**flow/constraint.sdc**
```tcl
create_clock -name core_clock -period 3.96 [get_ports {clk}]
set_input_delay 0.7920 -clock core_clock [delete_from_list [all_inputs] [get_ports {clk}]]
set_output_delay 0.7920 -clock core_clock [all_outputs]
set_load 0.01 [all_outputs]
```
**flow/config.mk**
```make
export PLATFORM = sky130hd
export DESIGN_NAME = division
export DESIGN_NICKNAME = division
export VERILOG_FILES = /design/flow/design.v
export SDC_FILE = /design/flow/constraint.sdc
export NUM_CORES = 4
export LEC_CHECK = 0
export ABC_AREA = 0
export CAP_MARGIN = 0
export CELL_PAD_IN_SITES_GLOBAL_PLACEMENT = 3
export CORE_MARGIN = 4
export CORE_UTILIZATION = 41
export CTS_CLUSTER_DIAMETER = 233
export CTS_CLUSTER_SIZE = 98
export GPL_TIMING_DRIVEN = 1
export HOLD_SLACK_MARGIN = 0.18
export MAX_ROUTING_LAYER = met4
export PLACE_DENSITY_LB_ADDON = 0.05
export SLEW_MARGIN = 35
```
**flow/design.v**
```verilog
module division(input clk, input rst, input start, input [31:0] dividendo, divisor,
                output [31:0] cociente, residuo, output done);
reg [31:0] shift_register;
reg [31:0] pre_divisor;
reg [31:0] cont;
reg idle;                       
reg done_r;                     
reg [15:0] resta, pre_cocido, res, cocido;
always @ (posedge clk) begin
  done_r <= 1'b0;
  if (rst) begin
    idle = 1'b1;
  end else if (idle) begin
    if (start) begin
      cont = 32'b0;
      shift_register = {8'b0, dividendo[15:0]};
      pre_cocido = 16'b0;
      pre_divisor = divisor;
      shift_register = shift_register << 1;
      cont = cont + 1'b1;
      idle = 1'b0;
    end
  end else begin
    if (cont < 5'd17) begin
      if (shift_register[31:16] < pre_divisor[15:0]) begin
        pre_cocido = pre_cocido << 1;
      end else begin
        resta = shift_register[31:16] - pre_divisor[15:0];
        pre_cocido = pre_cocido << 1;
        pre_cocido[0] = 1'b1;
        shift_register[31:16] = resta;
      end
      shift_register = shift_register << 1;
      cont = cont + 1'b1;
    end else begin
      cocido = pre_cocido;
      res = shift_register[31:16]>>1;
      idle = 1'b1;
      done_r <= 1'b1;
    end
  end
end
assign cociente = {16'b0, cocido};
assign residuo = {16'b0, res};
assign done = done_r;
endmodule
```
**flow/run.sh**
```bash
#!/bin/bash
# the make line also repeats each setting of config.mk as NAME=value (left out here)
make -C /OpenROAD-flow-scripts/flow DESIGN_CONFIG=/design/flow/config.mk WORK_HOME=/design/flow/orfs CLKGATE_MAP_FILE= finish
```
==> results of run 1 <==
metrics by stage:
| stage | total power (uW) | setup slack, ns |
|---|---|---|
| 3_5_place_dp | 1891 | 0.9596 |
| 5_1_grt | 3513 | 0.7827 |
| 6_report | 3371 | 0.9574 |
| 4_1_cts | 3416 | 0.9189 |
| 3_3_place_gp | 1888 | 0.9730 |
| 2_1_floorplan | 1816 | 0.5169 |
layout make-up:
type	count	area (sq um)	area share
clock buffer	23	447.9	0.05938
clock inverter	7	112.6	0.01493
inverter	23	86.33	0.01144
tap	184	230.2	0.03052
sequential	128	3825	0.5070
multi-input combinational	317	2123	0.2815
timing repair buffer	72	718.2	0.09521
layer usage:
layer | vias up | share of wire
li1 | 1824 | -
met1 | 1731 | 0.49
met2 | 97 | 0.43
met3 | 16 | 0.055
met4 | 0 | 0.017
met5 | - | 0
==> run_results.csv, run 1 <==
group,metric,value,unit
synthesis,fa_ha_area_frac,0.03931,
cts,tritoncts,"built",
critical_path,crit_family,"AND-OR/OR-AND gates",
placement,dp.cells,724,
synthesis,top_area_cell,"edfxtp_1",
synthesis,synth_seq_share,0.6129,
worst_hold_path,whs_endpoint,"cocido[15]$_DFFE_PP_",
cts,clock_path_buffers,2,
job,max-cap-violations,0,
placement,dp_hpwl,7.542,mm
critical_path,regToRegSetupSlack,0.96,ns
floorplanning,fp_util,0.4244,
floorplanning,io_pins,132,
synthesis,top_cells_by_count,"edfxtp_1 (126), nor2_1 (48), buf_4 (33)",
cts,clk_pin_slew_worst_paths,0.06,ns
synthesis,synth_warnings,1,
critical_path,endpoint,"shift_register[28]$_SDFFCE_PP0P_",
global_route,grt.total_usage,0.1427,
floorplanning,chipArea,17250,sq um
final_layout,area_delta_synth_final,20.92,%
cts,htree_levels,4,
synthesis,synth_flops,128,
synthesis,synth_area,6238,sq um
floorplanning,die_x,131.4,microns
final_timing,min_period,3.003,ns
outcome,outcome,"no timing/DRC/antenna violations",
detailed_routing,ant_nets,0,
global_route,gr-usage-met2,0.1993,
synthesis,edf_count,126,
final_layout,fin_nets,645,
final_timing,skew,0.009138,ns
detailed_routing,wire_per_inst,15.06,microns
final_layout,finalNonFillerCells,754,
cts,hold_buffers,0,
pwr,p_clk,1510,uW
pwr,internal_power,2657,uW
critical_path,path_depth,10,
cts,worstSkewPairLatency,0.41,ns
placement,placement.io_buffers,66,
synthesis,netlist_instances,482,
critical_path,critPathCaptureType,"flop",
cts,post_cts_resized,0,
global_route,grt_overflow,0,
critical_path,r2r-end,"shift_register[28]$_SDFFCE_PP0P_",
synthesis,avgSynthCellArea,12.94,sq um
worst_hold_path,hold_class,"reg -> reg",
critical_path,worstPathArrival,3.14,ns
placement,place_area,6983,sq um
synthesis,yosys-mux-area-fraction,0.04954,
pwr,comb_cell_power,272,uW
cts,post_cts_buffers,0,
detailed_routing,vias,3668,
final_timing,slew-limit-headroom,0.4464,
worst_hold_path,whs_path_depth,0,
pwr,p_seq_frac,0.471,
floorplanning,core-area,14700,sq um
synthesis,synthMostInstantiatedCell,"edfxtp_1",
pwr,power.switching,713.4,uW
cts,cts-root-buf,"clkbuf_16",
critical_path,cp.buffers_inverters,1,
detailed_routing,viasPerCell,4.865,
critical_path,regToRegStartpoint,"pre_divisor[0]$_DFFE_PP_",
cts,clkSinkCount,128,
detailed_routing,post-route-drc-count,0,
critical_path,rr_worst_depth,10,
final_layout,fin_util,0.5132,
final_layout,fillCellCount,1273,
critical_path,worst-path-max-fanout,11,
synthesis,topCellsByArea,"edfxtp_1 (61%), buf_4 (4.0%), xor2_1 (3.8%)",
detailed_routing,drt_iter0_drc,215,
pwr,p_comb_frac,0.081,
worst_hold_path,worstHoldStart,"pre_cocido[15]$_SDFFCE_PP0P_",
global_route,top_usage_layer,"met2",
job,warning_count,59,
final_layout,stdcell_area,7543,sq um
critical_path,cp-start-kind,"flop",
critical_path,setup.worst_path.class,"reg -> reg",
synthesis,ys_async_sr_fraction,0,
synthesis,yosysChipArea,6238,sq um
global_route,met1_usage,0.1924,
critical_path,crit_start,"pre_divisor[0]$_DFFE_PP_",
global_route,grt_max_degree,52,
critical_path,crit_path_max_incr_delay,0.56,ns
final_timing,rsz0062_at_grt,"false",
pwr,pg_seq,1590,uW
synthesis,logic_family,"simple AND/OR/NAND/NOR gates",
detailed_routing,route.antenna.diode_count,0,
synthesis,ys_cells,482,
pwr,power_leakage,0.002703,uW
pwr,ir_drop,297.7,uV
detailed_routing,drt-total-wl,11.36,mm
final_timing,fmax,333.1,MHz
global_route,antenna_found_initial,0,
final_timing,post-route-period-util,0.7582,
pwr,clkPwrFrac,0.448,
floorplanning,num_rows,44,
final_timing,setup_tns,0,ns
pwr,netSwitchingFraction,0.2116,
detailed_routing,first_pass_iters,4,
critical_path,crit_path_top_delay_cell,"o22a_1",
final_timing,finalSetupViolCount,0,
synthesis,synth_cell_type_count,55,
final_timing,finalHoldWorstSlack,0.4219,ns
synthesis,simple_gate_area_frac,0.1270,
global_route,grt_pass1_wl,19.03,mm
final_timing,slew_viol_final,0,
floorplanning,die_h,131.4,microns
pwr,maxPowerGroup,"sequential cells",
placement,globalplace.congestion,0.7387,
final_timing,worst_slew_pin_slew,0.8305,ns
critical_path,cp_cell_sequence,"ha_1 -> fa_1 -> nand2b_1 -> a21oi_2 -> nor3b_2 -> o21bai_2 -> o22a_1 -> buf_12 -> mux2i_1 -> nor2_1",
synthesis,top_area_frac,0.6065,
synthesis,xor_area_frac,0.05475,
cts,cts_buffers,17,
pwr,p_per_area,446.9,nW/um^2
critical_path,worstPathRequired,4.10,ns
global_route,first_global_vias,3720,
synthesis,yosys.area_share.aoi,0.04914,
synthesis,synthFlopType,"edfxtp_1",
final_timing,hold_viol_final,0,
global_route,gr-usage-met3,0.04702,
==> inputs of run 2 (changes only) <==
Settings changed: CAP_MARGIN 0 to 30, CELL_PAD_IN_SITES_GLOBAL_PLACEMENT 3 to unset, CORE_UTILIZATION 41 to 26, CTS_CLUSTER_SIZE 98 to 100, GPL_TIMING_DRIVEN 1 to unset, HOLD_SLACK_MARGIN 0.18 to unset, MAX_ROUTING_LAYER met4 to unset, PLACE_DENSITY set to 0.88, PLACE_DENSITY_LB_ADDON 0.05 to unset, SETUP_SLACK_MARGIN set to 1.35, SLEW_MARGIN 35 to 20.
Clock period 3.96 ns to 4.9 ns, I/O delays scaled along.
==> run_results.csv, run 2 <==
group,metric,value,unit
placement,globalplace.congestion,0.7745,
critical_path,cp_cell_sequence,"inv_1 -> ha_1 -> fa_1 -> nand2b_1 -> a21oi_2 -> nor3b_2 -> o21bai_2 -> o22a_1 -> buf_8 -> mux2i_1 -> nor2_1",
synthesis,yosys.area_share.aoi,0.04914,
detailed_routing,vias,3740,
final_timing,min_period,3.003,ns
final_layout,fin_util,0.3288,
detailed_routing,ant_nets,0,
critical_path,cp.buffers_inverters,2,
pwr,p_seq_frac,0.471,
pwr,internal_power,2030,uW
worst_hold_path,worstHoldStart,"pre_cocido[15]$_SDFFCE_PP0P_",
critical_path,rr_worst_depth,11,
cts,htree_levels,4,
job,warning_count,59,
worst_hold_path,whs_endpoint,"cocido[15]$_DFFE_PP_",
floorplanning,fp_util,0.2650,
synthesis,yosys-mux-area-fraction,0.04954,
synthesis,synth_warnings,1,
cts,hold_buffers,0,
synthesis,top_cells_by_count,"edfxtp_1 (126), nor2_1 (48), buf_4 (33)",
pwr,pg_seq,1280,uW
floorplanning,io_pins,132,
job,max-cap-violations,0,
pwr,comb_cell_power,230,uW
final_timing,post-route-period-util,0.6129,
detailed_routing,post-route-drc-count,0,
floorplanning,num_rows,56,
final_timing,skew,0.01704,ns
floorplanning,core-area,23540,sq um
synthesis,synth_seq_share,0.6129,
floorplanning,die_x,162.9,microns
final_timing,rsz0062_at_grt,"false",
cts,post_cts_resized,0,
final_timing,finalSetupViolCount,0,
synthesis,top_area_frac,0.6065,
global_route,antenna_found_initial,0,
global_route,first_global_vias,3766,
final_layout,logic_area,2130,sq um
critical_path,crit_path_max_incr_delay,0.52,ns
pwr,power_leakage,0.002713,uW
outcome,outcome,"no timing/DRC/antenna violations",
floorplanning,die_h,162.9,microns
cts,worstSkewPairLatency,0.42,ns
critical_path,r2r-end,"shift_register[25]$_SDFFCE_PP0P_",
cts,clk_pin_slew_worst_paths,0.06,ns
final_timing,hold_viol_final,0,
global_route,grt.total_usage,0.09506,
final_layout,fin_nets,645,
final_timing,slew-limit-headroom,0.3803,
critical_path,worstPathRequired,5.03,ns
synthesis,synthMostInstantiatedCell,"edfxtp_1",
pwr,p_per_area,350.0,nW/um^2
synthesis,logic_family,"simple AND/OR/NAND/NOR gates",
pwr,netSwitchingFraction,0.2506,
synthesis,topCellsByArea,"edfxtp_1 (61%), buf_4 (4.0%), xor2_1 (3.8%)",
detailed_routing,drt-total-wl,12.17,mm
critical_path,setup.worst_path.class,"reg -> reg",
synthesis,ys_async_sr_fraction,0,
critical_path,crit_start,"shift_register[16]$_DFFE_PP_",
cts,cts-root-buf,"clkbuf_16",
pwr,p_clk,1200,uW
synthesis,ys_cells,482,
synthesis,synth_cell_type_count,55,
final_layout,seq_area,3825,sq um
critical_path,regToRegSetupSlack,1.90,ns
critical_path,worstPathArrival,3.13,ns
synthesis,avgSynthCellArea,12.94,sq um
pwr,p_comb_frac,0.085,
detailed_routing,drt_iter0_drc,271,
pwr,power.switching,679.0,uW
critical_path,crit_path_top_delay_cell,"o22a_1",
synthesis,synthFlopType,"edfxtp_1",
worst_hold_path,whs_path_depth,0,
detailed_routing,route.antenna.diode_count,0,
critical_path,regToRegStartpoint,"shift_register[16]$_DFFE_PP_",
synthesis,synth_flops,128,
final_timing,setup_tns,0,ns
placement,dp_hpwl,8.371,mm
detailed_routing,wire_per_inst,13.66,microns
cts,clkSinkCount,128,
critical_path,path_depth,11,
critical_path,worst-path-max-fanout,10,
cts,clock_path_buffers,2,
synthesis,simple_gate_area_frac,0.1270,
final_timing,worst_slew_pin_slew,0.9296,ns
final_timing,finalHoldWorstSlack,0.4236,ns
cts,tritoncts,"built",
global_route,grt_overflow,0,
pwr,maxPowerGroup,"sequential cells",
synthesis,synth_area,6238,sq um
final_layout,area_delta_synth_final,24.09,%
final_layout,fillCellCount,2328,
critical_path,cp-start-kind,"flop",
synthesis,yosysChipArea,6238,sq um
synthesis,edf_count,126,
synthesis,top_area_cell,"edfxtp_1",
cts,post_cts_buffers,0,
final_timing,fmax,333.0,MHz
detailed_routing,viasPerCell,4.198,
synthesis,netlist_instances,482,
global_route,grt_max_degree,84,
worst_hold_path,hold_class,"reg -> reg",
pwr,ir_drop,220.5,uV
placement,placement.io_buffers,66,
critical_path,critPathCaptureType,"flop",
global_route,grt_pass1_wl,19.58,mm
critical_path,endpoint,"shift_register[25]$_SDFFCE_PP0P_",
detailed_routing,first_pass_iters,4,
critical_path,crit_family,"AND-OR/OR-AND gates",
final_timing,slew_viol_final,0,
pwr,clkPwrFrac,0.444,
synthesis,xor_area_frac,0.05475,
floorplanning,chipArea,26540,sq um
synthesis,fa_ha_area_frac,0.03931,
cts,cts_buffers,17,
-- run 2: cell type report --
type                       count  share of cell area
sequential                   128              0.4941
multi-input combinational    317              0.2751
timing repair buffer          72             0.09471
clock buffer                  17             0.05495
tap                          319             0.05156
clock inverter                15             0.01794
inverter                      23             0.01164
-- run 2: per-stage QoR --
stage          setup WS [ns]  power [uW]  cells  instance area, sq um
6_report               1.897        2709    891                  7741
3_3_place_gp           1.450        1517    857                  7134
5_1_grt                1.629        2825    891                  7741
3_5_place_dp           1.572        1528    858                  7162
4_1_cts                1.673        2742    890                  7726
2_1_floorplan          1.665        1467    514                  6367
-- run 2: per-layer routing --
metal	track usage	up-vias	share of wire
li1	-	1823	-
met1	0.1111	1801	0.40
met2	0.1628	97	0.53
met3	0.03063	19	0.055
met4	0.03622	0	0.017
met5	0	-	0
==> inputs of run 3 (changes only) <==
Settings changed: ABC_AREA 0 to 1, CAP_MARGIN 30 to 20, CORE_MARGIN 4 to 2, CORE_UTILIZATION 26 to 72, CTS_CLUSTER_DIAMETER 233 to 94, CTS_CLUSTER_SIZE 100 to 94, PLACE_DENSITY 0.88 to unset, PLACE_DENSITY_LB_ADDON set to 0.01, SETUP_SLACK_MARGIN 1.35 to 0.54, TNS_END_PERCENT set to 10.
Clock period 4.9 ns to 2.55 ns, I/O delays scaled along.
==> run_results.csv, run 3 <==
group,metric,value,unit
outcome,outcome,"no timing/DRC/antenna violations",
pwr,clkPwrFrac,0.422,
placement,globalplace.congestion,0.9587,
critical_path,rr_worst_depth,12,
synthesis,simple_gate_area_frac,0.2539,
pwr,internal_power,3960,uW
global_route,grt_max_degree,56,
synthesis,netlist_instances,767,
cts,worstSkewPairLatency,0.54,ns
placement,placement.io_buffers,66,
critical_path,crit_family,"simple AND/OR/NAND/NOR gates",
critical_path,cp-start-kind,"flop",
final_timing,setup_tns,0,ns
detailed_routing,vias,5915,
synthesis,edf_count,126,
synthesis,xor_area_frac,0.01361,
global_route,antenna_found_initial,0,
synthesis,synth_cell_type_count,43,
pwr,p_seq_frac,0.460,
pwr,p_per_area,619.4,nW/um^2
pwr,power_leakage,0.003656,uW
synthesis,synth_warnings,1,
final_timing,skew,0.008487,ns
synthesis,yosys-mux-area-fraction,0,
cts,clkSinkCount,128,
final_layout,finalNonFillerCells,1014,
critical_path,crit_path_top_delay_cell,"edfxtp_1",
synthesis,synthFlopType,"edfxtp_1",
final_timing,post-route-period-util,0.9152,
final_timing,hold_viol_final,0,
synthesis,ys_async_sr_fraction,0,
critical_path,crit_start,"pre_divisor[0]$_DFFE_PP_",
floorplanning,io_pins,132,
cts,cts-root-buf,"clkbuf_8",
worst_hold_path,worstHoldStart,"pre_cocido[15]$_SDFFCE_PP0P_",
detailed_routing,viasPerCell,5.833,
job,max-cap-violations,0,
floorplanning,die_x,103.1,microns
placement,place_ws,0.2065,ns
global_route,grt_overflow,0,
cts,clk_pin_slew_worst_paths,0.06,ns
pwr,ir_drop,556.2,uV
worst_hold_path,hold_class,"reg -> reg",
synthesis,top_cells_by_count,"nand2_1 (202), edfxtp_1 (126), inv_1 (117)",
final_timing,setup_slack,0.2162,ns
floorplanning,num_rows,36,
critical_path,r2r-end,"shift_register[21]$_SDFFCE_PP0P_",
critical_path,cp.buffers_inverters,2,
floorplanning,chipArea,10640,sq um
detailed_routing,first_pass_iters,8,
synthesis,synth_seq_share,0.5403,
detailed_routing,route.antenna.diode_count,0,
final_layout,area_delta_synth_final,22.22,%
placement,place_area,7791,sq um
floorplanning,die_h,103.1,microns
final_timing,worst_slew_pin_slew,0.7160,ns
critical_path,worst-path-max-fanout,7,
final_layout,fin_nets,954,
pwr,p_clk,2260,uW
worst_hold_path,whs_endpoint,"cocido[15]$_DFFE_PP_",
pwr,netSwitchingFraction,0.2609,
placement,dp_hpwl,10.16,mm
pwr,comb_cell_power,632,uW
synthesis,fa_ha_area_frac,0.03465,
worst_hold_path,whs_path_depth,0,
critical_path,crit_path_max_incr_delay,0.44,ns
critical_path,path_depth,12,
synthesis,yosysChipArea,7077,sq um
final_layout,stdcell_area,8650,sq um
cts,tritoncts,"built",
synthesis,top_area_cell,"edfxtp_1",
pwr,p_comb_frac,0.118,
synthesis,topCellsByArea,"edfxtp_1 (53%), nand2_1 (11%), inv_1 (6.2%)",
cts,cts_buffers,17,
critical_path,critPathCaptureType,"flop",
pwr,power.switching,1398,uW
final_timing,fmax,428.5,MHz
final_timing,slew_viol_final,0,
detailed_routing,ant_nets,0,
global_route,grt.total_usage,0.3179,
final_layout,fin_util,0.8973,
global_route,first_global_vias,5444,
synthesis,synthMostInstantiatedCell,"nand2_1",
synthesis,ys_cells,767,
floorplanning,fp_util,0.7342,
synthesis,synth_flops,128,
final_timing,slew-limit-headroom,0.5221,
placement,dp.cells,963,
critical_path,worstPathRequired,2.85,ns
pwr,maxPowerGroup,"sequential cells",
synthesis,yosys.area_share.aoi,0.04491,
detailed_routing,post-route-drc-count,0,
detailed_routing,drt_iter0_drc,621,
synthesis,top_area_frac,0.5347,
critical_path,setup.worst_path.class,"reg -> reg",
critical_path,worstPathArrival,2.63,ns
cts,htree_levels,4,
detailed_routing,drt-total-wl,17.58,mm
job,warning_count,62,
pwr,pg_seq,2460,uW
final_timing,rsz0062_at_grt,"true",
critical_path,cp_cell_sequence,"ha_4 -> fa_2 -> inv_2 -> nand3_2 -> nand2_2 -> nand2_2 -> nand2_4 -> nand2_4 -> nand2_8 -> clkinvlp_4 -> nor2_2 -> nor2_2",
final_layout,fillCellCount,433,
synthesis,avgSynthCellArea,9.227,sq um
final_timing,finalSetupViolCount,0,
detailed_routing,wire_per_inst,17.34,microns
critical_path,endpoint,"shift_register[21]$_SDFFCE_PP0P_",
critical_path,regToRegSetupSlack,0.22,ns
cts,clock_path_buffers,2,
synthesis,logic_family,"simple AND/OR/NAND/NOR gates",
synthesis,synth_area,7077,sq um
critical_path,regToRegStartpoint,"pre_divisor[0]$_DFFE_PP_",
floorplanning,core-area,9639,sq um
final_timing,min_period,2.334,ns
global_route,grt_pass1_wl,25.43,mm
[run 3: final cells by class]
class                   count  area, sq um  area share
repair buffers             95        949.7      0.1098
clock inverters            14        128.9     0.01490
multi-input cells         506         2708      0.3130
flip-flops and latches    128         3825      0.4422
inverters                 120        454.2     0.05251
well taps                 133        166.4     0.01924
clock buffers              18        417.9     0.04831
[run 3: metrics by stage]
stage	hold WS, ns	power, uW
final	0.4245	5357
after floorplan	0.4003	2889
after detailed placement	0.4136	3024
after global routing	0.4411	5509
after global placement	0.4029	2997
after CTS	0.4281	5292
[run 3: routing by layer]
metal  vias up  part of all wire  global-route usage  wire length (microns)
met4         0             0.052              0.1700                    909
met1      2717              0.36              0.4065                   6407
met3       113              0.11             0.07593                   1855
met5         -                 0                   0                      0
li1       2622                 -                   -                      -
met2       463              0.48              0.5055                   8409
[run 3: what timing repair did]
item                                    4_1_cts  5_1_grt
endpoints found under the hold margin         0        0
resized                                      16       13
hold buffers                                  0        0
setup buffers                                 7       10
pin swaps                                     5       14
cloned                                        0        2
endpoints found under the setup margin       96      130
==> inputs of run 4 (changes only) <==
Settings changed: ABC_AREA 1 to unset, CORE_ASPECT_RATIO set to 1.88, CORE_UTILIZATION 72 to 68, CTS_CLUSTER_DIAMETER 94 to 399, CTS_CLUSTER_SIZE 94 to 98, GPL_ROUTABILITY_DRIVEN set to 0, HOLD_SLACK_MARGIN set to 0.28, PLACE_DENSITY set to 0.6, PLACE_DENSITY_LB_ADDON 0.01 to unset, SETUP_SLACK_MARGIN 0.54 to -0.91, TNS_END_PERCENT 10 to 30.
Clock period 2.55 ns to 10.0 ns, I/O delays scaled along.
==> run_results.csv, run 4 <==
group,metric,value,unit
detailed_routing,first_pass_iters,6,
floorplanning,io_pins,132,
critical_path,regToRegStartpoint,"cont[19]$_SDFFCE_PP0P_",
pwr,clkPwrFrac,0.449,
synthesis,simple_gate_area_frac,0.1270,
synthesis,synthFlopType,"edfxtp_1",
placement,place_ws,4.908,ns
final_timing,slew-limit-headroom,0.2970,
synthesis,synth_cell_type_count,55,
final_layout,fin_nets,642,
cts,post_cts_buffers,0,
synthesis,top_area_cell,"edfxtp_1",
final_timing,setup_tns,0,ns
critical_path,crit_start,"rst",
worst_hold_path,whs_path_depth,0,
synthesis,synth_seq_share,0.6129,
critical_path,cp_cell_sequence,"clkdlybuf4s50_1 -> and3b_1 -> a21oi_1 -> inv_2 -> buf_4",
synthesis,xor_area_frac,0.05475,
cts,clk_pin_slew_worst_paths,0.05,ns
final_timing,hold_viol_final,0,
cts,clkSinkCount,128,
critical_path,setup.worst_path.class,"in -> reg",
outcome,outcome,"no timing/DRC/antenna violations",
detailed_routing,viasPerCell,5.525,
pwr,comb_cell_power,112,uW
worst_hold_path,hold_class,"reg -> reg",
worst_hold_path,worstHoldStart,"pre_cocido[5]$_SDFFCE_PP0P_",
cts,worstSkewPairLatency,0.41,ns
pwr,p_per_area,179.8,nW/um^2
cts,hold_buffers,0,
synthesis,topCellsByArea,"edfxtp_1 (61%), buf_4 (4.0%), xor2_1 (3.8%)",
synthesis,top_cells_by_count,"edfxtp_1 (126), nor2_1 (48), buf_4 (33)",
cts,tritoncts,"built",
global_route,antenna_found_initial,0,
global_route,grt_max_degree,84,
pwr,internal_power,1049,uW
final_timing,finalSetupViolCount,0,
cts,htree_levels,4,
critical_path,crit_family,"buffers and inverters",
final_timing,fmax,216.2,MHz
floorplanning,die_x,73.86,microns
pwr,power_leakage,0.002688,uW
critical_path,cp.buffers_inverters,3,
pwr,maxPowerGroup,"sequential cells",
final_timing,worst_slew_pin_slew,1.054,ns
floorplanning,chipArea,9995,sq um
floorplanning,fp_util,0.6879,
pwr,p_seq_frac,0.468,
synthesis,top_area_frac,0.6065,
cts,clock_path_buffers,2,
critical_path,regToRegSetupSlack,6.82,ns
detailed_routing,vias,3823,
final_timing,min_period,4.626,ns
final_timing,skew,0.008172,ns
final_timing,setup_slack,5.374,ns
critical_path,worstPathArrival,4.66,ns
critical_path,critPathCaptureType,"flop",
detailed_routing,drt_iter0_drc,258,
critical_path,endpoint,"shift_register[3]$_DFFE_PP_",
pwr,p_clk,601,uW
critical_path,worst-path-max-fanout,55,
pwr,ir_drop,163.3,uV
critical_path,path_depth,5,
synthesis,edf_count,126,
synthesis,fa_ha_area_frac,0.03931,
floorplanning,core-area,9069,sq um
synthesis,yosys.area_share.aoi,0.04914,
placement,dp_hpwl,7.494,mm
global_route,first_global_vias,3888,
detailed_routing,ant_nets,0,
final_timing,rsz0062_at_grt,"false",
pwr,power.total,1339,uW
synthesis,ys_cells,482,
critical_path,cp-start-kind,"input port",
synthesis,netlist_instances,482,
final_timing,post-route-period-util,0.4626,
synthesis,avgSynthCellArea,12.94,sq um
critical_path,crit_path_top_delay_cell,"and3b_1",
critical_path,crit_path_max_incr_delay,0.85,ns
placement,placement.io_buffers,66,
pwr,pg_seq,626,uW
synthesis,synth_area,6238,sq um
synthesis,synthMostInstantiatedCell,"edfxtp_1",
floorplanning,die_h,135.3,microns
job,warning_count,61,
synthesis,ys_async_sr_fraction,0,
pwr,netSwitchingFraction,0.2167,
detailed_routing,post-route-drc-count,0,
cts,cts-root-buf,"clkbuf_16",
cts,post_cts_resized,0,
detailed_routing,wire_per_inst,17.05,microns
synthesis,yosysChipArea,6238,sq um
final_layout,area_delta_synth_final,19.39,%
floorplanning,num_rows,48,
pwr,power.switching,290.2,uW
job,max-cap-violations,0,
synthesis,synth_flops,128,
critical_path,r2r-end,"shift_register[3]$_DFFE_PP_",
global_route,grt.total_usage,0.2537,
critical_path,rr_worst_depth,6,
detailed_routing,drt-total-wl,11.80,mm
synthesis,logic_family,"simple AND/OR/NAND/NOR gates",
detailed_routing,route.antenna.diode_count,0,
final_timing,slew_viol_final,0,
synthesis,yosys-mux-area-fraction,0.04954,
critical_path,worstPathRequired,10.04,ns
synthesis,synth_warnings,1,
pwr,p_comb_frac,0.083,
cts,cts_buffers,17,
worst_hold_path,whs_endpoint,"cocido[5]$_DFFE_PP_",
global_route,grt_overflow,0,
global_route,grt_pass1_wl,18.46,mm
## run 4: routing by layer
layer / part of all wire / track usage / vias to the layer above
met1: 0.36 / 0.2679 / 1874
met5: 0 / 0 / -
met2: 0.58 / 0.4549 / 114
li1: - / - / 1809
met4: 0.022 / 0.09798 / 0
met3: 0.038 / 0.08036 / 26
## run 4: metrics by stage
step	instance area (sq um)	instances	utilization	hold WS, ns
6_report	7448	692	0.8213	0.4420
5_1_grt	7448	692	0.8213	0.4393
4_1_cts	7448	692	0.8213	0.4426
3_5_place_dp	6874	662	0.7580	0.4273
3_3_place_gp	6874	662	0.7580	0.4045
2_1_floorplan	6359	514	-	0.4003
## run 4: area by class of cell
type / count / area [sq um]
Clock buffer: 18 / 429.2
Clock inverter: 12 / 145.1
Fill cell: 506 / 1620
Inverter: 23 / 86.33
Multi-Input combinational cell: 317 / 2123
Sequential cell: 128 / 3825
Tap cell: 125 / 156.4
Timing Repair Buffer: 69 / 683.2
==> inputs of run 5 (changes only) <==
Settings changed: CAP_MARGIN 20 to 15, CELL_PAD_IN_SITES_DETAIL_PLACEMENT set to 2, CELL_PAD_IN_SITES_GLOBAL_PLACEMENT set to 3, CORE_ASPECT_RATIO 1.88 to 0.72, CORE_UTILIZATION 68 to 40, CTS_CLUSTER_DIAMETER 399 to unset, CTS_CLUSTER_SIZE 98 to 27, GPL_ROUTABILITY_DRIVEN 0 to unset, GPL_TIMING_DRIVEN set to 0, HOLD_SLACK_MARGIN 0.28 to -0.1, MIN_ROUTING_LAYER set to met2, PLACE_DENSITY 0.6 to unset, SETUP_SLACK_MARGIN -0.91 to unset, SLEW_MARGIN 20 to 25, TNS_END_PERCENT 30 to 95.
Clock period 10.0 ns to 6.57 ns, I/O delays scaled along.
==> run_results.csv, run 5 <==
group,metric,value,unit
critical_path,rr_worst_depth,6,
synthesis,simple_gate_area_frac,0.1270,
floorplanning,num_rows,38,
critical_path,crit_path_max_incr_delay,0.87,ns
floorplanning,die_h,110.0,microns
critical_path,path_depth,5,
pwr,ir_drop,189.0,uV
global_route,first_global_vias,6582,
critical_path,cp.buffers_inverters,3,
synthesis,top_area_frac,0.6065,
detailed_routing,viasPerCell,6.678,
final_layout,fin_util,0.5181,
final_timing,slew-limit-headroom,0.3779,
pwr,power.switching,521.3,uW
final_layout,fin_nets,689,
worst_hold_path,hold_class,"reg -> reg",
global_route,antenna_found_initial,0,
cts,hold_buffers,0,
detailed_routing,wire_per_inst,19.59,microns
final_layout,area_delta_synth_final,25.95,%
placement,dp_hpwl,10.93,mm
critical_path,crit_family,"buffers and inverters",
critical_path,worst-path-max-fanout,49,
synthesis,ys_cells,482,
synthesis,netlist_instances,482,
cts,htree_levels,4,
cts,cts-root-buf,"clkbuf_16",
pwr,p_seq_frac,0.469,
synthesis,top_cells_by_count,"edfxtp_1 (126), nor2_1 (48), buf_4 (33)",
floorplanning,fp_util,0.4113,
detailed_routing,post-route-drc-count,0,
synthesis,yosysChipArea,6238,sq um
final_layout,seq_area,3824,sq um
final_timing,post-route-period-util,0.5580,
worst_hold_path,whs_path_depth,0,
critical_path,setup.worst_path.class,"in -> reg",
synthesis,topCellsByArea,"edfxtp_1 (61%), buf_4 (4.0%), xor2_1 (3.8%)",
worst_hold_path,worstHoldStart,"pre_cocido[15]$_SDFFCE_PP0P_",
critical_path,regToRegStartpoint,"cont[28]$_SDFFCE_PP0P_",
cts,clk_pin_slew_worst_paths,0.06,ns
critical_path,crit_path_top_delay_cell,"and3b_1",
pwr,netSwitchingFraction,0.2563,
detailed_routing,vias,5449,
detailed_routing,route.antenna.diode_count,0,
detailed_routing,drt_iter0_drc,474,
synthesis,synth_seq_share,0.6129,
pwr,p_comb_frac,0.102,
cts,tritoncts,"built",
synthesis,avgSynthCellArea,12.94,sq um
pwr,p_clk,873,uW
job,max-cap-violations,0,
synthesis,yosys-mux-area-fraction,0.04954,
critical_path,crit_start,"rst",
critical_path,cp-start-kind,"input port",
synthesis,yosys.area_share.aoi,0.04914,
final_timing,min_period,3.666,ns
pwr,clkPwrFrac,0.429,
final_timing,slew_viol_final,0,
placement,globalplace.congestion,0.7910,
outcome,outcome,"no timing/DRC/antenna violations",
cts,clock_path_buffers,2,
cts,cts_buffers,17,
global_route,grt_overflow,0,
synthesis,synthFlopType,"edfxtp_1",
synthesis,synth_area,6238,sq um
critical_path,worstPathRequired,6.68,ns
critical_path,cp_cell_sequence,"clkdlybuf4s50_1 -> and3b_1 -> a21oi_1 -> inv_4 -> buf_12",
detailed_routing,ant_nets,0,
placement,placement.io_buffers,66,
synthesis,synthMostInstantiatedCell,"edfxtp_1",
pwr,comb_cell_power,206,uW
synthesis,xor_area_frac,0.05475,
synthesis,synth_cell_type_count,55,
final_timing,setup_tns,0,ns
final_timing,hold_viol_final,0,
final_timing,fmax,272.8,MHz
final_layout,logic_area,2123,sq um
floorplanning,die_x,151.2,microns
job,warning_count,61,
cts,worstSkewPairLatency,0.42,ns
final_layout,fillCellCount,1494,
critical_path,critPathCaptureType,"flop",
synthesis,ys_async_sr_fraction,0,
final_timing,finalSetupViolCount,0,
synthesis,edf_count,126,
floorplanning,io_pins,132,
detailed_routing,drt-total-wl,15.98,mm
pwr,power_leakage,0.002894,uW
global_route,grt.total_usage,0.3058,
worst_hold_path,whs_endpoint,"cocido[15]$_DFFE_PP_",
cts,post_cts_buffers,0,
final_timing,skew,0.01411,ns
pwr,pg_seq,955,uW
pwr,internal_power,1513,uW
critical_path,regToRegSetupSlack,3.36,ns
global_route,grt_pass1_wl,25.02,mm
global_route,grt_max_degree,50,
synthesis,synth_flops,128,
critical_path,endpoint,"pre_cocido[10]$_SDFFCE_PP0P_",
floorplanning,chipArea,16630,sq um
final_timing,worst_slew_pin_slew,0.9331,ns
cts,post_cts_resized,0,
critical_path,worstPathArrival,3.77,ns
synthesis,fa_ha_area_frac,0.03931,
pwr,p_per_area,258.9,nW/um^2
pwr,maxPowerGroup,"sequential cells",
synthesis,synth_warnings,1,
synthesis,logic_family,"simple AND/OR/NAND/NOR gates",
detailed_routing,first_pass_iters,7,
floorplanning,core-area,15170,sq um
synthesis,top_area_cell,"edfxtp_1",
final_timing,rsz0062_at_grt,"false",
cts,clkSinkCount,128,
critical_path,r2r-end,"pre_cocido[10]$_SDFFCE_PP0P_",
run 5: area by class of cell:
class	instances	area share
sequential	128	0.4866
clock inverter	15	0.01385
multi-input combinational	317	0.2702
timing repair buffer	70	0.08997
clock buffer	17	0.05414
inverter	23	0.01131
buffer	46	0.04204
tap	200	0.03185
run 5: per-layer routing:
metal	wire length [microns]	share of wire	track usage
met5	83	0.0052	0.05625
met3	6872	0.43	0.4247
met1	0	0	-
met2	8466	0.53	0.3604
met4	560	0.035	0.05340
run 5: metrics by stage:
| step | setup slack [ns] | hold slack (ns) | power, uW | instance area, sq um | cells |
|---|---|---|---|---|---|
| after floorplan | 2.605 | 0.4003 | 1094 | 6359 | 514 |
| after global placement | 0.9081 | 0.4061 | 1157 | 7269 | 780 |
| after detailed placement | 2.495 | 0.4079 | 1169 | 7323 | 784 |
| after CTS | 2.914 | 0.4239 | 2042 | 7858 | 816 |
| after global routing | 2.686 | 0.4487 | 2107 | 7858 | 816 |
| final | 2.904 | 0.4230 | 2034 | 7858 | 816 |
==> inputs of run 6 (changes only) <==
Settings changed: CAP_MARGIN 15 to 5, CELL_PAD_IN_SITES_DETAIL_PLACEMENT 2 to unset, CELL_PAD_IN_SITES_GLOBAL_PLACEMENT 3 to unset, CORE_ASPECT_RATIO 0.72 to unset, CORE_UTILIZATION 40 to 66, CTS_CLUSTER_SIZE 27 to 21, GPL_TIMING_DRIVEN 0 to unset, HOLD_SLACK_MARGIN -0.1 to unset, MIN_ROUTING_LAYER met2 to unset, PLACE_DENSITY set to 0.6, SLEW_MARGIN 25 to 20, TNS_END_PERCENT 95 to unset.
Clock period 6.57 ns to 6.74 ns, I/O delays scaled along.
==> run_results.csv, run 6 <==
group,metric,value,unit
outcome,outcome,"no timing/DRC/antenna violations",
critical_path,endpoint,"shift_register[20]$_SDFFCE_PP0P_",
placement,placement.io_buffers,66,
global_route,grt_overflow,0,
critical_path,crit_path_top_delay_cell,"clkinv_2",
critical_path,cp.buffers_inverters,3,
final_layout,fillCellCount,563,
synthesis,netlist_instances,482,
pwr,p_seq_frac,0.484,
cts,cts_buffers,17,
cts,post_cts_resized,0,
worst_hold_path,hold_class,"reg -> reg",
detailed_routing,vias,3730,
global_route,first_global_vias,3766,
pwr,pg_seq,928,uW
final_timing,finalSetupViolCount,0,
detailed_routing,route.antenna.diode_count,0,
cts,clk_pin_slew_worst_paths,0.06,ns
worst_hold_path,whs_endpoint,"cocido[15]$_DFFE_PP_",
pwr,internal_power,1446,uW
final_timing,hold_viol_final,0,
pwr,ir_drop,228.1,uV
critical_path,critPathCaptureType,"flop",
synthesis,top_area_cell,"edfxtp_1",
final_layout,area_delta_synth_final,18.61,%
synthesis,ys_async_sr_fraction,0,
synthesis,top_cells_by_count,"edfxtp_1 (126), nor2_1 (48), buf_4 (33)",
critical_path,crit_start,"rst",
critical_path,crit_family,"buffers and inverters",
synthesis,yosysChipArea,6238,sq um
global_route,antenna_found_initial,0,
synthesis,edf_count,126,
synthesis,fa_ha_area_frac,0.03931,
cts,clkSinkCount,128,
final_timing,slew-limit-headroom,0.3252,
final_timing,rsz0062_at_grt,"false",
pwr,maxPowerGroup,"sequential cells",
worst_hold_path,worstHoldStart,"pre_cocido[15]$_SDFFCE_PP0P_",
detailed_routing,viasPerCell,5.485,
synthesis,synth_seq_share,0.6129,
critical_path,cp-start-kind,"input port",
placement,dp_hpwl,7.145,mm
final_timing,post-route-period-util,0.5616,
critical_path,r2r-end,"shift_register[20]$_SDFFCE_PP0P_",
critical_path,rr_worst_depth,6,
floorplanning,fp_util,0.6784,
floorplanning,die_x,101.2,microns
synthesis,top_area_frac,0.6065,
critical_path,path_depth,5,
synthesis,synth_flops,128,
final_timing,finalHoldWorstSlack,0.4271,ns
final_timing,skew,0.01186,ns
synthesis,simple_gate_area_frac,0.1270,
pwr,power_leakage,0.002670,uW
synthesis,synth_warnings,1,
critical_path,worst-path-max-fanout,52,
synthesis,synthMostInstantiatedCell,"edfxtp_1",
critical_path,regToRegSetupSlack,3.59,ns
global_route,grt_max_degree,84,
detailed_routing,first_pass_iters,4,
final_layout,fin_nets,642,
pwr,netSwitchingFraction,0.2466,
job,max-cap-violations,0,
global_route,grt.total_usage,0.2365,
cts,tritoncts,"built",
placement,place_ws,2.113,ns
cts,post_cts_buffers,0,
pwr,clkPwrFrac,0.432,
synthesis,synth_cell_type_count,55,
pwr,p_clk,829,uW
pwr,p_comb_frac,0.084,
worst_hold_path,whs_path_depth,0,
critical_path,regToRegStartpoint,"cont[21]$_SDFFCE_PP0P_",
detailed_routing,ant_nets,0,
critical_path,worstPathRequired,6.98,ns
cts,htree_levels,4,
final_timing,slew_viol_final,0,
cts,worstSkewPairLatency,0.53,ns
final_timing,setup_slack,2.955,ns
floorplanning,num_rows,35,
cts,clock_path_buffers,2,
detailed_routing,drt_iter0_drc,127,
job,warning_count,61,
synthesis,ys_cells,482,
synthesis,yosys.area_share.aoi,0.04914,
placement,globalplace.congestion,0.8636,
final_timing,worst_slew_pin_slew,1.012,ns
pwr,comb_cell_power,162,uW
synthesis,logic_family,"simple AND/OR/NAND/NOR gates",
critical_path,worstPathArrival,4.03,ns
critical_path,setup.worst_path.class,"in -> reg",
final_timing,fmax,264.2,MHz
floorplanning,core-area,9196,sq um
detailed_routing,wire_per_inst,16.34,microns
synthesis,synth_area,6238,sq um
detailed_routing,drt-total-wl,11.11,mm
synthesis,topCellsByArea,"edfxtp_1 (61%), buf_4 (4.0%), xor2_1 (3.8%)",
synthesis,yosys-mux-area-fraction,0.04954,
floorplanning,io_pins,132,
global_route,grt_pass1_wl,18.07,mm
synthesis,xor_area_frac,0.05475,
floorplanning,die_h,101.2,microns
synthesis,synthFlopType,"edfxtp_1",
detailed_routing,post-route-drc-count,0,
final_timing,setup_tns,0,ns
critical_path,cp_cell_sequence,"clkdlybuf4s50_1 -> and3b_1 -> a21oi_1 -> clkinv_2 -> buf_4",
final_timing,min_period,3.785,ns
pwr,power.switching,473.5,uW
synthesis,avgSynthCellArea,12.94,sq um
cts,hold_buffers,0,
critical_path,crit_path_max_incr_delay,0.75,ns
pwr,p_per_area,259.4,nW/um^2
floorplanning,chipArea,10250,sq um
cts,cts-root-buf,"clkbuf_8",
==> run 6: layer usage <==
layer	up-vias	part of all wire	global-route usage
li1	1817	-	-
met1	1793	0.42	0.2855
met2	105	0.52	0.3989
met3	15	0.039	0.07246
met4	0	0.016	0.09563
met5	-	0	0
==> run 6: layout make-up <==
cell class                      count  area, sq um  area share
Multi-Input combinational cell    317         2123      0.2869
Tap cell                          111        138.9     0.01877
Clock buffer                       17        414.1     0.05597
Timing Repair Buffer               69        683.2     0.09232
Sequential cell                   128         3825      0.5169
Inverter                           23        87.58     0.01184
Clock inverter                     15        127.6     0.01725
==> run 6: through the flow <==
| stage | utilization | instance area [sq um] | std cells | power (uW) |
|---|---|---|---|---|
| 3_3_place_gp | 0.7456 | 6857 | 648 | 1099 |
| 3_5_place_dp | 0.7456 | 6857 | 648 | 1105 |
| 2_1_floorplan | - | 6359 | 514 | 1067 |
| 5_1_grt | 0.8046 | 7400 | 680 | 1987 |
| 6_report | 0.8046 | 7400 | 680 | 1920 |
| 4_1_cts | 0.8045 | 7398 | 680 | 1931 |
==> inputs of run 7 (changes only) <==
Settings changed: CAP_MARGIN 5 to 10, CORE_ASPECT_RATIO set to 1.32, CORE_UTILIZATION 66 to 31, CTS_CLUSTER_DIAMETER set to 161, CTS_CLUSTER_SIZE 21 to 47, GPL_ROUTABILITY_DRIVEN set to 0, MAX_ROUTING_LAYER set to met5, MIN_ROUTING_LAYER set to met1, PLACE_DENSITY 0.6 to unset, PLACE_DENSITY_LB_ADDON set to 0.07, SETUP_SLACK_MARGIN set to 1.14.
Clock period 6.74 ns to 3.92 ns, I/O delays scaled along.
==> run_results.csv, run 7 <==
group,metric,value,unit
final_layout,seq_area,3825,sq um
floorplanning,fp_util,0.3165,
final_timing,rsz0062_at_grt,"true",
synthesis,yosys.area_share.aoi,0.04914,
detailed_routing,wire_per_inst,14.50,microns
final_timing,worst_slew_pin_slew,0.9609,ns
critical_path,cp-start-kind,"flop",
critical_path,r2r-end,"shift_register[27]$_SDFFCE_PP0P_",
placement,dp.cells,783,
cts,htree_levels,4,
synthesis,synth_area,6238,sq um
synthesis,top_area_frac,0.6065,
cts,clk_pin_slew_worst_paths,0.06,ns
synthesis,ys_cells,482,
cts,hold_buffers,0,
critical_path,setup.worst_path.class,"reg -> reg",
critical_path,cp_cell_sequence,"inv_1 -> ha_1 -> fa_1 -> nand2b_1 -> a21oi_2 -> nor3b_2 -> o21bai_2 -> o22a_1 -> buf_12 -> mux2i_1 -> nor2_1",
pwr,p_per_area,448.3,nW/um^2
final_timing,post-route-period-util,0.6651,
global_route,grt.total_usage,0.1175,
final_layout,fillCellCount,1904,
global_route,grt_pass1_wl,19.53,mm
final_timing,fmax,383.5,MHz
job,max-cap-violations,0,
final_timing,skew,0.009994,ns
global_route,grt_max_degree,83,
synthesis,synthMostInstantiatedCell,"edfxtp_1",
final_timing,slew-limit-headroom,0.3594,
synthesis,synth_flops,128,
critical_path,path_depth,11,
synthesis,synth_cell_type_count,55,
floorplanning,die_x,127.5,microns
floorplanning,die_h,167.0,microns
pwr,ir_drop,295.5,uV
global_route,antenna_found_initial,0,
pwr,pg_seq,1600,uW
pwr,p_comb_frac,0.084,
detailed_routing,post-route-drc-count,0,
synthesis,topCellsByArea,"edfxtp_1 (61%), buf_4 (4.0%), xor2_1 (3.8%)",
placement,placement.io_buffers,66,
cts,cts_buffers,17,
critical_path,crit_path_top_delay_cell,"fa_1",
final_timing,finalSetupViolCount,0,
detailed_routing,vias,3716,
synthesis,xor_area_frac,0.05475,
cts,worstSkewPairLatency,0.42,ns
synthesis,logic_family,"simple AND/OR/NAND/NOR gates",
detailed_routing,route.antenna.diode_count,0,
critical_path,worst-path-max-fanout,18,
final_layout,finalNonFillerCells,818,
critical_path,crit_start,"shift_register[16]$_DFFE_PP_",
critical_path,worstPathRequired,4.05,ns
worst_hold_path,whs_endpoint,"cocido[15]$_DFFE_PP_",
synthesis,avgSynthCellArea,12.94,sq um
final_layout,fin_nets,649,
critical_path,crit_path_max_incr_delay,0.40,ns
floorplanning,core-area,19710,sq um
synthesis,edf_count,126,
critical_path,rr_worst_depth,11,
final_timing,slew_viol_final,0,
critical_path,endpoint,"shift_register[27]$_SDFFCE_PP0P_",
outcome,outcome,"no timing/DRC/antenna violations",
worst_hold_path,worstHoldStart,"pre_cocido[15]$_SDFFCE_PP0P_",
global_route,first_global_vias,3841,
cts,clkSinkCount,128,
pwr,clkPwrFrac,0.454,
pwr,power.switching,764.4,uW
critical_path,regToRegStartpoint,"shift_register[16]$_DFFE_PP_",
detailed_routing,drt-total-wl,11.86,mm
detailed_routing,first_pass_iters,4,
critical_path,critPathCaptureType,"flop",
cts,cts-root-buf,"clkbuf_16",
pwr,p_seq_frac,0.462,
final_timing,min_period,2.607,ns
final_timing,hold_viol_final,0,
critical_path,regToRegSetupSlack,1.31,ns
worst_hold_path,whs_path_depth,0,
synthesis,top_area_cell,"edfxtp_1",
detailed_routing,viasPerCell,4.543,
critical_path,crit_family,"adder cells",
synthesis,synth_warnings,1,
floorplanning,chipArea,21290,sq um
critical_path,worstPathArrival,2.73,ns
synthesis,top_cells_by_count,"edfxtp_1 (126), nor2_1 (48), buf_4 (33)",
cts,tritoncts,"built",
synthesis,yosys-mux-area-fraction,0.04954,
floorplanning,num_rows,59,
final_layout,fin_util,0.3907,
final_timing,setup_tns,0,ns
synthesis,synth_seq_share,0.6129,
job,warning_count,60,
detailed_routing,ant_nets,0,
pwr,p_clk,1570,uW
placement,dp_hpwl,7.712,mm
synthesis,fa_ha_area_frac,0.03931,
synthesis,ys_async_sr_fraction,0,
pwr,netSwitchingFraction,0.2214,
synthesis,netlist_instances,482,
cts,clock_path_buffers,2,
synthesis,synthFlopType,"edfxtp_1",
floorplanning,io_pins,132,
critical_path,cp.buffers_inverters,2,
pwr,comb_cell_power,290,uW
pwr,power_leakage,0.002722,uW
final_timing,setup_slack,1.313,ns
placement,place_ws,0.8570,ns
pwr,internal_power,2688,uW
final_layout,area_delta_synth_final,23.45,%
worst_hold_path,hold_class,"reg -> reg",
synthesis,yosysChipArea,6238,sq um
synthesis,simple_gate_area_frac,0.1270,
final_layout,logic_area,2137,sq um
detailed_routing,drt_iter0_drc,218,
global_route,grt_overflow,0,
pwr,maxPowerGroup,"sequential cells",
-- run 7: cell type report --
type	instances	area share
sequential	128	0.4967
multi-input combinational	317	0.2775
timing repair buffer	76	0.09976
clock buffer	19	0.05621
tap	244	0.03964
clock inverter	11	0.01852
inverter	23	0.01170
-- run 7: through the flow --
| step | power [uW] | instance area [sq um] | hold slack [ns] |
|---|---|---|---|
| after floorplan | 1835 | 6375 | 0.4003 |
| after global placement | 1907 | 7068 | 0.4153 |
| after detailed placement | 1910 | 7068 | 0.4138 |
| after CTS | 3501 | 7644 | 0.4277 |
| after global routing | 3589 | 7701 | 0.4414 |
| final | 3452 | 7701 | 0.4231 |
-- run 7: per-layer routing --
metal / vias up / share of wire / global-route usage
met5: - / 0 / 0
met4: 0 / 0.021 / 0.05638
met3: 17 / 0.043 / 0.03052
met2: 70 / 0.49 / 0.1888
met1: 1798 / 0.45 / 0.1468
li1: 1831 / - / -
-- run 7: repair_timing --
action | in CTS | in global routing
resized | 0 | 4
buffers inserted | 0 | 5
endpoints found under the setup margin | 0 | 78
==> inputs of run 8 (changes only) <==
Settings changed: CAP_MARGIN 10 to 20, CORE_ASPECT_RATIO 1.32 to unset, CORE_UTILIZATION 31 to 40, CTS_CLUSTER_DIAMETER 161 to unset, CTS_CLUSTER_SIZE 47 to unset, GPL_ROUTABILITY_DRIVEN 0 to unset, MAX_ROUTING_LAYER met5 to unset, MIN_ROUTING_LAYER met1 to unset, PLACE_DENSITY set to 0.6, PLACE_DENSITY_LB_ADDON 0.07 to unset, SETUP_SLACK_MARGIN 1.14 to unset.
Clock period 3.92 ns to 7.2 ns, I/O delays scaled along.
==> run_results.csv, run 8 <==
group,metric,value,unit
outcome,outcome,"no timing/DRC/antenna violations",
pwr,comb_cell_power,151,uW
floorplanning,die_x,128.9,microns
final_layout,area_delta_synth_final,20.76,%
final_timing,min_period,4.182,ns
synthesis,simple_gate_area_frac,0.1270,
critical_path,cp.buffers_inverters,3,
worst_hold_path,whs_endpoint,"cocido[15]$_DFFE_PP_",
detailed_routing,wire_per_inst,14.53,microns
final_layout,stdcell_area,7533,sq um
cts,htree_levels,4,
detailed_routing,first_pass_iters,4,
cts,post_cts_resized,0,
final_timing,post-route-period-util,0.5809,
synthesis,top_area_cell,"edfxtp_1",
critical_path,crit_path_top_delay_cell,"and3b_1",
cts,tritoncts,"built",
detailed_routing,drt-total-wl,11.00,mm
floorplanning,fp_util,0.4104,
pwr,p_clk,835,uW
critical_path,r2r-end,"cont[31]$_SDFFCE_PP0P_",
final_timing,setup_tns,0,ns
synthesis,edf_count,126,
placement,placement.io_buffers,66,
final_timing,finalSetupViolCount,0,
detailed_routing,vias,3661,
pwr,power_leakage,0.002695,uW
pwr,power.switching,390.0,uW
synthesis,logic_family,"simple AND/OR/NAND/NOR gates",
cts,hold_buffers,0,
critical_path,regToRegSetupSlack,3.95,ns
detailed_routing,route.antenna.diode_count,0,
cts,clock_path_buffers,2,
final_timing,slew-limit-headroom,0.2940,
cts,cts-root-buf,"clkbuf_16",
placement,dp_hpwl,7.145,mm
synthesis,top_cells_by_count,"edfxtp_1 (126), nor2_1 (48), buf_4 (33)",
synthesis,yosysChipArea,6238,sq um
global_route,grt.total_usage,0.1371,
critical_path,setup.worst_path.class,"in -> reg",
final_timing,worst_slew_pin_slew,1.059,ns
detailed_routing,ant_nets,0,
worst_hold_path,hold_class,"reg -> reg",
synthesis,fa_ha_area_frac,0.03931,
global_route,antenna_found_initial,0,
pwr,internal_power,1466,uW
critical_path,crit_path_max_incr_delay,0.85,ns
detailed_routing,drt_iter0_drc,244,
cts,cts_buffers,17,
critical_path,endpoint,"cont[31]$_SDFFCE_PP0P_",
synthesis,synthFlopType,"edfxtp_1",
cts,clkSinkCount,128,
placement,place_area,6953,sq um
critical_path,path_depth,5,
floorplanning,io_pins,132,
synthesis,ys_async_sr_fraction,0,
cts,clk_pin_slew_worst_paths,0.05,ns
global_route,first_global_vias,3611,
pwr,ir_drop,151.9,uV
synthesis,yosys-mux-area-fraction,0.04954,
synthesis,synth_warnings,1,
final_timing,fmax,239.1,MHz
critical_path,crit_start,"rst",
detailed_routing,viasPerCell,4.836,
floorplanning,core-area,15200,sq um
placement,globalplace.congestion,0.8171,
final_layout,fillCellCount,1336,
floorplanning,chipArea,16610,sq um
job,max-cap-violations,0,
global_route,grt_max_degree,83,
final_timing,rsz0062_at_grt,"false",
pwr,maxPowerGroup,"sequential cells",
pwr,p_per_area,246.3,nW/um^2
final_timing,slew_viol_final,0,
synthesis,ys_cells,482,
synthesis,synthMostInstantiatedCell,"edfxtp_1",
critical_path,regToRegStartpoint,"cont[0]$_SDFFCE_PP1P_",
critical_path,crit_family,"buffers and inverters",
pwr,p_seq_frac,0.469,
final_timing,skew,0.01164,ns
synthesis,avgSynthCellArea,12.94,sq um
critical_path,worst-path-max-fanout,42,
pwr,clkPwrFrac,0.450,
pwr,p_comb_frac,0.081,
synthesis,synth_seq_share,0.6129,
cts,worstSkewPairLatency,0.41,ns
floorplanning,num_rows,45,
synthesis,netlist_instances,482,
final_timing,hold_viol_final,0,
synthesis,synth_area,6238,sq um
worst_hold_path,worstHoldStart,"pre_cocido[15]$_SDFFCE_PP0P_",
synthesis,xor_area_frac,0.05475,
synthesis,top_area_frac,0.6065,
critical_path,worstPathArrival,4.23,ns
synthesis,topCellsByArea,"edfxtp_1 (61%), buf_4 (4.0%), xor2_1 (3.8%)",
detailed_routing,post-route-drc-count,0,
final_layout,fin_nets,642,
critical_path,worstPathRequired,7.24,ns
critical_path,cp-start-kind,"input port",
critical_path,critPathCaptureType,"flop",
synthesis,synth_cell_type_count,55,
worst_hold_path,whs_path_depth,0,
floorplanning,die_h,128.9,microns
critical_path,rr_worst_depth,9,
job,warning_count,59,
synthesis,synth_flops,128,
critical_path,cp_cell_sequence,"clkdlybuf4s50_1 -> and3b_1 -> a21oi_1 -> inv_2 -> buf_4",
pwr,pg_seq,869,uW
pwr,netSwitchingFraction,0.2102,
global_route,grt_pass1_wl,17.42,mm
global_route,grt_overflow,0,
synthesis,yosys.area_share.aoi,0.04914,
cts,post_cts_buffers,0,
[run 8: metal layers]
layer	GRT usage	wire (microns)	up-vias
met5	0	0	-
met4	0.05563	180	0
met3	0.04158	346	16
met2	0.2328	5588	59
met1	0.1630	4882	1772
li1	-	-	1814
[run 8: through the flow]
step,utilization,hold WS (ns),instances,setup slack (ns),total power (uW)
floorplan,-,0.4003,514,3.109,998.7
global placement,0.4574,0.4049,725,2.553,1033
detailed placement,0.4574,0.4212,725,2.482,1036
CTS,0.4956,0.4358,757,2.927,1875
global route,0.4956,0.4386,757,2.761,1927
finish,0.4956,0.4325,757,3.018,1856
[run 8: layout make-up]
type | instances | area [sq um] | area share
Sequential cell | 128 | 3825 | 0.5077
Inverter | 23 | 86.33 | 0.01146
Tap cell | 188 | 235.2 | 0.03122
Multi-Input combinational cell | 317 | 2123 | 0.2818
Timing Repair Buffer | 69 | 683.2 | 0.09068
Clock inverter | 6 | 81.33 | 0.01080
Clock buffer | 26 | 499.2 | 0.06627
==> inputs of run 9 (changes only) <==
Settings changed: ABC_AREA set to 1, CAP_MARGIN 20 to 0, CORE_UTILIZATION 40 to 72, CTS_CLUSTER_DIAMETER set to 233, CTS_CLUSTER_SIZE set to 81, HOLD_SLACK_MARGIN set to 0.3, PLACE_DENSITY 0.6 to unset, PLACE_DENSITY_LB_ADDON set to 0.09, SETUP_SLACK_MARGIN set to -0.15, TNS_END_PERCENT set to 5.
Clock period 7.2 ns to 3.78 ns, I/O delays scaled along.
==> run_results.csv, run 9 <==
group,metric,value,unit
critical_path,worstPathArrival,2.88,ns
pwr,maxPowerGroup,"sequential cells",
floorplanning,fp_util,0.7342,
synthesis,yosys-mux-area-fraction,0,
detailed_routing,viasPerCell,5.512,
floorplanning,die_x,103.1,microns
worst_hold_path,worstHoldStart,"pre_cocido[15]$_SDFFCE_PP0P_",
cts,cts_buffers,17,
detailed_routing,route.antenna.diode_count,0,
synthesis,top_area_frac,0.5347,
final_timing,skew,0.01290,ns
synthesis,synth_seq_share,0.5403,
detailed_routing,wire_per_inst,15.59,microns
outcome,outcome,"no timing/DRC/antenna violations",
job,max-cap-violations,0,
global_route,antenna_found_initial,0,
cts,hold_buffers,0,
detailed_routing,drt-total-wl,15.49,mm
detailed_routing,drt_iter0_drc,372,
final_layout,finalNonFillerCells,993,
detailed_routing,wl_met2,7.630,mm
final_timing,post-route-period-util,0.6862,
synthesis,synth_area,7077,sq um
synthesis,synth_flops,128,
critical_path,crit_path_max_incr_delay,0.42,ns
synthesis,edf_count,126,
cts,htree_levels,4,
detailed_routing,post-route-drc-count,0,
synthesis,synth_warnings,1,
pwr,internal_power,2556,uW
final_layout,area_delta_synth_final,16.90,%
synthesis,ys_async_sr_fraction,0,
critical_path,rr_worst_depth,13,
synthesis,netlist_instances,767,
critical_path,cp_cell_sequence,"inv_1 -> ha_1 -> fa_1 -> inv_1 -> nand3_2 -> nand2_2 -> nand2_2 -> nand2_4 -> nand2_4 -> nand2_4 -> inv_1 -> nor2_1 -> nor2_2",
synthesis,topCellsByArea,"edfxtp_1 (53%), nand2_1 (11%), inv_1 (6.2%)",
synthesis,yosysChipArea,7077,sq um
floorplanning,die_h,103.1,microns
pwr,pg_seq,1660,uW
pwr,p_comb_frac,0.104,
cts,post_cts_buffers,0,
floorplanning,chipArea,10640,sq um
pwr,ir_drop,490.9,uV
synthesis,ys_cells,767,
worst_hold_path,whs_endpoint,"cocido[15]$_DFFE_PP_",
pwr,clkPwrFrac,0.410,
pwr,p_seq_frac,0.486,
detailed_routing,top_layer,"met4",
placement,place_ws,0.8995,ns
final_timing,fmax,385.6,MHz
final_timing,slew_viol_final,0,
critical_path,crit_path_top_delay_cell,"fa_1",
critical_path,crit_start,"shift_register[16]$_DFFE_PP_",
worst_hold_path,hold_class,"reg -> reg",
job,warning_count,59,
pwr,power.switching,870.1,uW
synthesis,logic_family,"simple AND/OR/NAND/NOR gates",
final_timing,min_period,2.594,ns
critical_path,path_depth,13,
cts,post_cts_resized,0,
detailed_routing,ant_nets,0,
cts,cts-root-buf,"clkbuf_8",
final_timing,hold_viol_final,0,
pwr,comb_cell_power,357,uW
critical_path,setup.worst_path.class,"reg -> reg",
synthesis,top_area_cell,"edfxtp_1",
synthesis,synthMostInstantiatedCell,"nand2_1",
critical_path,crit_family,"simple AND/OR/NAND/NOR gates",
critical_path,endpoint,"shift_register[21]$_SDFFCE_PP0P_",
floorplanning,io_pins,132,
worst_hold_path,whs_path_depth,0,
pwr,p_per_area,414.1,nW/um^2
pwr,netSwitchingFraction,0.2540,
global_route,first_global_vias,5256,
synthesis,synthFlopType,"edfxtp_1",
global_route,grt_max_degree,39,
placement,dp.cells,961,
critical_path,worstPathRequired,4.07,ns
synthesis,simple_gate_area_frac,0.2539,
synthesis,yosys.area_share.aoi,0.04491,
floorplanning,num_rows,36,
global_route,grt_overflow,0,
critical_path,r2r-end,"shift_register[21]$_SDFFCE_PP0P_",
detailed_routing,vias,5473,
critical_path,cp.buffers_inverters,3,
critical_path,worst-path-max-fanout,23,
cts,tritoncts,"built",
detailed_routing,first_pass_iters,5,
placement,dp_hpwl,10.28,mm
detailed_routing,met1_length,6.290,mm
final_layout,fin_nets,933,
cts,clock_path_buffers,2,
final_timing,rsz0062_at_grt,"false",
global_route,grt_pass1_wl,24.82,mm
pwr,power_leakage,0.003523,uW
cts,clkSinkCount,128,
pwr,p_clk,1410,uW
synthesis,synth_cell_type_count,43,
critical_path,critPathCaptureType,"flop",
final_timing,setup_tns,0,ns
critical_path,cp-start-kind,"flop",
placement,globalplace.congestion,0.9317,
critical_path,regToRegSetupSlack,1.19,ns
global_route,grt.total_usage,0.3116,
cts,worstSkewPairLatency,0.54,ns
final_timing,setup_slack,1.186,ns
synthesis,top_cells_by_count,"nand2_1 (202), edfxtp_1 (126), inv_1 (117)",
placement,placement.io_buffers,66,
critical_path,regToRegStartpoint,"shift_register[16]$_DFFE_PP_",
synthesis,xor_area_frac,0.01361,
floorplanning,core-area,9639,sq um
synthesis,fa_ha_area_frac,0.03465,
final_timing,finalSetupViolCount,0,
cts,clk_pin_slew_worst_paths,0.06,ns
detailed_routing,dr_wl_met3,1.144,mm
synthesis,avgSynthCellArea,9.227,sq um
## run 9: stage by stage
step / area [sq um] / utilization / total power (uW) / hold WS [ns]
CTS: 8273 / 0.8583 / 3430 / 0.4412
floorplan: 7197 / - / 1951 / 0.4003
detailed placement: 7761 / 0.8052 / 2033 / 0.4233
global placement: 7761 / 0.8052 / 2016 / 0.4055
global route: 8273 / 0.8583 / 3542 / 0.4559
finish: 8273 / 0.8583 / 3426 / 0.4359
## run 9: area by class of cell
class | instances | area (sq um)
tap | 133 | 166.4
clock inverter | 14 | 93.84
fill | 513 | 1366
sequential | 128 | 3825
multi-input combinational | 506 | 2599
clock buffer | 18 | 417.9
timing repair buffer | 74 | 720.7
inverter | 120 | 450.4
## run 9: metal layers
layer / GRT usage / vias up
li1: - / 2574
met1: 0.3906 / 2567
met2: 0.5185 / 281
met3: 0.07932 / 51
met4: 0.1306 / 0
met5: 0 / -
==> inputs of run 10 (changes only) <==
Settings changed: CAP_MARGIN 0 to 20, CORE_ASPECT_RATIO set to 1.41, CTS_CLUSTER_DIAMETER 233 to 373, CTS_CLUSTER_SIZE 81 to 100, HOLD_SLACK_MARGIN 0.3 to unset, PLACE_DENSITY set to 0.36, PLACE_DENSITY_LB_ADDON 0.09 to unset, SETUP_SLACK_MARGIN -0.15 to 0.42.
Clock period 3.78 ns to 4.78 ns, I/O delays scaled along.
==> run_results.csv, run 10 <==
group,metric,value,unit
synthesis,yosys-mux-area-fraction,0,
cts,cts-root-buf,"clkbuf_16",
pwr,ir_drop,264.8,uV
critical_path,crit_path_max_incr_delay,0.86,ns
pwr,clkPwrFrac,0.441,
critical_path,worst-path-max-fanout,80,
cts,tritoncts,"built",
critical_path,path_depth,5,
floorplanning,num_rows,43,
final_timing,post-route-period-util,0.6509,
detailed_routing,wire_per_inst,16.06,microns
synthesis,avgSynthCellArea,9.227,sq um
critical_path,worstPathRequired,4.82,ns
critical_path,critPathCaptureType,"flop",
critical_path,cp_cell_sequence,"nor2_1 -> nand3_1 -> nor4_1 -> nand3_1 -> nand2_4",
pwr,netSwitchingFraction,0.2471,
final_timing,min_period,3.111,ns
critical_path,regToRegSetupSlack,1.67,ns
cts,worstSkewPairLatency,0.42,ns
critical_path,cp.buffers_inverters,0,
floorplanning,fp_util,0.7307,
synthesis,synth_warnings,1,
job,warning_count,61,
global_route,antenna_found_initial,0,
critical_path,endpoint,"pre_cocido[4]$_SDFFCE_PP0P_",
cts,hold_buffers,0,
cts,post_cts_resized,0,
synthesis,simple_gate_area_frac,0.2539,
critical_path,r2r-end,"pre_cocido[4]$_SDFFCE_PP0P_",
global_route,gr-usage-met3,0.06775,
synthesis,synth_flops,128,
pwr,p_seq_frac,0.461,
pwr,maxPowerGroup,"sequential cells",
synthesis,ys_cells,767,
final_timing,slew-limit-headroom,0.2946,
placement,placement.io_buffers,66,
cts,post_cts_buffers,0,
cts,clock_path_buffers,2,
final_timing,setup_slack,1.669,ns
floorplanning,core-area,9684,sq um
detailed_routing,drt-total-wl,15.55,mm
global_route,met1_usage,0.3196,
synthesis,topCellsByArea,"edfxtp_1 (53%), nand2_1 (11%), inv_1 (6.2%)",
global_route,first_global_vias,5385,
pwr,power.total,2857,uW
pwr,comb_cell_power,282,uW
pwr,p_clk,1260,uW
detailed_routing,first_pass_iters,5,
final_timing,slew_viol_final,0,
pwr,p_per_area,344.5,nW/um^2
final_timing,hold_viol_final,0,
final_timing,fmax,321.4,MHz
final_layout,finalNonFillerCells,968,
synthesis,yosys.area_share.aoi,0.04491,
critical_path,setup.worst_path.class,"reg -> reg",
critical_path,regToRegStartpoint,"cont[19]$_SDFFCE_PP0P_",
detailed_routing,vias,5445,
final_timing,rsz0062_at_grt,"false",
floorplanning,chipArea,10650,sq um
worst_hold_path,hold_class,"reg -> reg",
cts,cts_buffers,17,
final_timing,skew,0.007657,ns
synthesis,logic_family,"simple AND/OR/NAND/NOR gates",
global_route,gr-usage-met2,0.5426,
global_route,top_usage_layer,"met2",
critical_path,crit_start,"cont[19]$_SDFFCE_PP0P_",
synthesis,ys_async_sr_fraction,0,
detailed_routing,ant_nets,0,
synthesis,xor_area_frac,0.01361,
outcome,outcome,"no timing/DRC/antenna violations",
floorplanning,io_pins,132,
synthesis,synth_cell_type_count,43,
synthesis,synth_seq_share,0.5403,
cts,clkSinkCount,128,
final_timing,worst_slew_pin_slew,1.057,ns
worst_hold_path,whs_endpoint,"cocido[15]$_DFFE_PP_",
floorplanning,die_h,121.7,microns
pwr,power.switching,706.2,uW
final_layout,fin_nets,929,
synthesis,yosysChipArea,7077,sq um
pwr,pg_seq,1320,uW
synthesis,netlist_instances,767,
global_route,grt.total_usage,0.3041,
detailed_routing,viasPerCell,5.625,
critical_path,worstPathArrival,3.15,ns
placement,dp_hpwl,10.74,mm
floorplanning,die_x,87.49,microns
final_layout,area_delta_synth_final,17.22,%
synthesis,top_cells_by_count,"nand2_1 (202), edfxtp_1 (126), inv_1 (117)",
synthesis,top_area_cell,"edfxtp_1",
detailed_routing,drt_iter0_drc,362,
worst_hold_path,worstHoldStart,"pre_cocido[15]$_SDFFCE_PP0P_",
pwr,power_leakage,0.003536,uW
final_timing,setup_tns,0,ns
critical_path,crit_family,"simple AND/OR/NAND/NOR gates",
cts,htree_levels,4,
synthesis,synthMostInstantiatedCell,"nand2_1",
synthesis,edf_count,126,
placement,dp.cells,935,
critical_path,rr_worst_depth,5,
global_route,grt_max_degree,81,
run 10: area by class of cell:
type / count / area [sq um]
flip-flops and latches: 128 / 3825
fillers: 526 / 1389
inverters: 120 / 450.4
clock buffers: 17 / 425.4
multi-input cells: 506 / 2599
repair buffers: 70 / 710.7
clock inverters: 15 / 145.1
well taps: 112 / 140.1
run 10: metrics by stage:
stage | instance area, sq um | util | hold slack (ns)
after global placement | 7697 | 0.7948 | 0.4021
after floorplan | 7197 | - | 0.4003
after detailed placement | 7697 | 0.7948 | 0.4347
final | 8295 | 0.8566 | 0.4463
after CTS | 8268 | 0.8537 | 0.4455
after global routing | 8295 | 0.8566 | 0.4532
run 10: metal layers:
layer / up-vias / wire, microns
li1: 2566 / -
met1: 2571 / 5450
met2: 234 / 8478
met3: 74 / 813
met4: 0 / 807
met5: - / 0
No activity file was given, so power comes from the tool's default toggle rates.
